Setup of v41:
## TCAM_TOP
module TCAM_TOP (
        input                   CLK
       ,input                   RESET
       ,input                   SEARCH
       ,input                   SETTING
       ,input   [DATA_BITS-1:0] KEY
       ,input   [IDWID-1:0]     SETTING_ID
       ,input   [MASKWID-1:0]   SETTING_MASKID
       ,input   [IDWID-1:0]     SETTING_PRIORITY
       ,output  [IDWID-1:0]     RULEID
       ,output                  SETTING_COMPLETE
       ,output                  SEARCH_COMPLETE
       ,output                  MISMATCH
       ,input                     DDR3_AVL_INIT
       ,input   [SDRAM_DATA-1:0]  DDR3_AVL_READDATA
       ,input                     DDR3_AVL_WAITREQUEST
       ,input                     DDR3_AVL_READDATAVALID
       ,output                    DDR3_AVL_READ
       ,output                    DDR3_AVL_WRITE
       ,output  [SDRAM_ADDR-1:0]  DDR3_AVL_ADDRESS
       ,output  [SDRAM_DATA-1:0]  DDR3_AVL_WRITEDATA
       ,output                    DDR3_AVL_BURSTCOUNT
       ,output                    DDR3_AVL_INITCOMPLETE
	);
Size in the first run: ~6800 cells after synthesis, ~3200 flip-flops, roughly 740 I/O pins.
clock: 3.14 ns
lec_check: 0
cap_margin: 35
core_margin: 2
core_utilization: 72
cts_cluster_diameter: 204
cts_cluster_size: 14
place_density_lb_addon: 0.08
setup_slack_margin: 0.93
slew_margin: 15
run.sh (not shown) runs the stock make flow with config.mk's settings and CLKGATE_MAP_FILE=.
v41 ended with every stage complete and zero timing, DRC or antenna violations.
Here is what was changed in the inputs of v30 compared with v41.
Settings: CTS_CLUSTER_SIZE: 14 -> 16; PLACE_DENSITY_LB_ADDON: 0.08 -> unset.
Results
- v30 against v41: final period demand of the worst path moved down, combinational power share moved up.
- Relative to v41, the leakage dissipation measured on v30 has decreased slightly.
- [v30] sum of met2 wire segment lengths after detailed routing fell about 7% relative to v41
- In v30, total power draw is lower than in v41.
- Diff v41..v30 | clock transition at the register clock pins on the worst setup and hold paths after CTS | negligible
- The clock buffer count in v30 is 0.814 times that in v41.
- v41 vs v30, path type of the worst setup path: reg2out vs reg2reg
- Against v41 as the reference, v30 delivers a lower via count.
Here is what was changed in the inputs of v25 compared with v30.
Settings: changing SLEW_MARGIN from 15 to 20; changing CAP_MARGIN from 35 to 20; removing SETUP_SLACK_MARGIN (formerly 0.93); removing CTS_CLUSTER_SIZE (formerly 16); changing CORE_UTILIZATION from 72 to 58; removing CTS_CLUSTER_DIAMETER (formerly 204); changing the clock period (ns, I/O delays scaled along) from 3.14 to 9.77.
Across v25 and v30, none had a timing, DRC or antenna violation. [v25] routed length on met2 rose 2.8% relative to v30. Going from v30 to v25, final hold slack increased by 0.11 ns relative to the old numbers; die area saw an increase. Of v25 and v30, the run reporting the higher part of the power in combinational logic was v30. Taking v30 as the reference, in v25 number of violations reported at the end of detailed-routing iteration 0 decreased by about 2% relative to the old numbers, met1 demand-to-capacity share in global routing now smaller, first-pass GRT wire length fell 4.0 mm.
The following lists how v31 was set up differently from v25:
Settings: setting SETUP_SLACK_MARGIN to 0.73 for the first time; changing CORE_UTILIZATION from 58 to 70; changing the clock period (ns, I/O delays scaled along) from 9.77 to 3.12.
## What came out
Summary of v31 over v25: worst-path maximum fanout went down by 7; power +210%; hold slack saw a decrease. v31 -> v25: cell count after synthesis delta 0, exact match. The sequential share of layout area in v31 sits 0.48 points below the value recorded for v25. Number of nets in the final layout, v25 and v31: lower on v25. Relative to v25, pin slew with the least headroom to its limit increased by 0.031 ns in v31. v25 leaves more setup margin than v31. v31 ends up with higher total wirelength of the detailed-routed design than v25 does.

* * *

## run 1
Starting RTL as in the previous note.
==> flow/config.mk <==
export PLATFORM = sky130hd
export DESIGN_NAME = TCAM_TOP
export DESIGN_NICKNAME = TCAM_TOP
export VERILOG_FILES = /design/flow/design.v
export SDC_FILE = /design/flow/constraint.sdc
export NUM_CORES = 4
export LEC_CHECK = 0
export CAP_MARGIN = 35
export CORE_MARGIN = 2
export CORE_UTILIZATION = 72
export CTS_CLUSTER_DIAMETER = 54
export CTS_CLUSTER_SIZE = 17
export PLACE_DENSITY_LB_ADDON = 0.07
export SETUP_SLACK_MARGIN = 0.93
export SLEW_MARGIN = 20
==> flow/constraint.sdc <==
create_clock -name core_clock -period 3.12 [get_ports {CLK}]
set_input_delay 0.6240 -clock core_clock [delete_from_list [all_inputs] [get_ports {CLK}]]
set_output_delay 0.6240 -clock core_clock [all_outputs]
set_load 0.01 [all_outputs]
Completing all stages was not enough for run 1: its layout failed the final checks because of antenna violations.
Changes in run 2 relative to run 1:
# run 1
export LEC_CHECK = 0
export CAP_MARGIN = 35
export CORE_MARGIN = 2
export CORE_UTILIZATION = 72
export CTS_CLUSTER_DIAMETER = 54
export CTS_CLUSTER_SIZE = 17
export PLACE_DENSITY_LB_ADDON = 0.07
export SETUP_SLACK_MARGIN = 0.93
export SLEW_MARGIN = 20
create_clock -name core_clock -period 3.12 [get_ports {CLK}]
# run 2
export LEC_CHECK = 0
export CAP_MARGIN = 35
export CORE_MARGIN = 2
export CORE_UTILIZATION = 72
export CTS_CLUSTER_DIAMETER = 54
export CTS_CLUSTER_SIZE = 17
export PLACE_DENSITY = 0.42
export SETUP_SLACK_MARGIN = 0.93
export SLEW_MARGIN = 15
create_clock -name core_clock -period 3.12 [get_ports {CLK}]
### Flow results
Run 2 closes out successfully: all stages finished, all timing, DRC and antenna checks passed. Compared run 1 against run 2; number of I/O pins within noise. Total design power essentially unchanged between run 2 and run 1. Between run 2 and run 1, it is run 2 whose count of clock-buffer cells in the layout is lower, by 1.3%. Total wire length after detailed routing (lower): run 2. Lower maximum fanout along the worst path was reported by run 2, not run 1. Run 2: critical path depth is 5 lower than what run 1 reported. Between run 1 and run 2, the logic share of the area figures differ only marginally.
Inputs modified between run 2 and run 3:
# run 2
export LEC_CHECK = 0
export CAP_MARGIN = 35
export CORE_MARGIN = 2
export CORE_UTILIZATION = 72
export CTS_CLUSTER_DIAMETER = 54
export CTS_CLUSTER_SIZE = 17
export PLACE_DENSITY = 0.42
export SETUP_SLACK_MARGIN = 0.93
export SLEW_MARGIN = 15
create_clock -name core_clock -period 3.12 [get_ports {CLK}]
# run 3
export LEC_CHECK = 0
export ABC_AREA = 0
export CAP_MARGIN = 20
export CORE_MARGIN = 2
export CORE_UTILIZATION = 72
export CTS_CLUSTER_SIZE = 22
export GPL_ROUTABILITY_DRIVEN = 1
export MAX_ROUTING_LAYER = met4
export SETUP_SLACK_MARGIN = 0.93
export SLEW_MARGIN = 20
create_clock -name core_clock -period 3.12 [get_ports {CLK}]
--- outcome ---
Going from run 2 to run 3, the worst supply voltage drop on vdd was found to have gone up by about 10%.
Between run 3 and run 2, utilization is lower for run 2, run 3 comes in above that.
Summary of run 3 over run 2: met2 wire length higher, count of clock-buffer cells in the layout +95, clock transition at the registers of the reported paths barely changed.
#### Input delta (run 4 over run 3)
# run 3
export LEC_CHECK = 0
export ABC_AREA = 0
export CAP_MARGIN = 20
export CORE_MARGIN = 2
export CORE_UTILIZATION = 72
export CTS_CLUSTER_SIZE = 22
export GPL_ROUTABILITY_DRIVEN = 1
export MAX_ROUTING_LAYER = met4
export SETUP_SLACK_MARGIN = 0.93
export SLEW_MARGIN = 20
create_clock -name core_clock -period 3.12 [get_ports {CLK}]
# run 4
export LEC_CHECK = 0
export CAP_MARGIN = 5
export CORE_MARGIN = 2
export CORE_UTILIZATION = 72
export CTS_CLUSTER_SIZE = 17
export SETUP_SLACK_MARGIN = 0.93
export SLEW_MARGIN = 15
create_clock -name core_clock -period 3.12 [get_ports {CLK}]
==> results <==
Run 4: done, clean on timing, DRC and antenna
| insertion delay of the later-clocked pin in the worst-skew pair | run 4 vs run 3 | ≈ equal |
Run 4: final antenna diode count is 5 lower than what run 3 reported.
Maximum frequency (run 4 vs. run 3) increases slightly
Power is estimated from default activity; no workload was simulated.
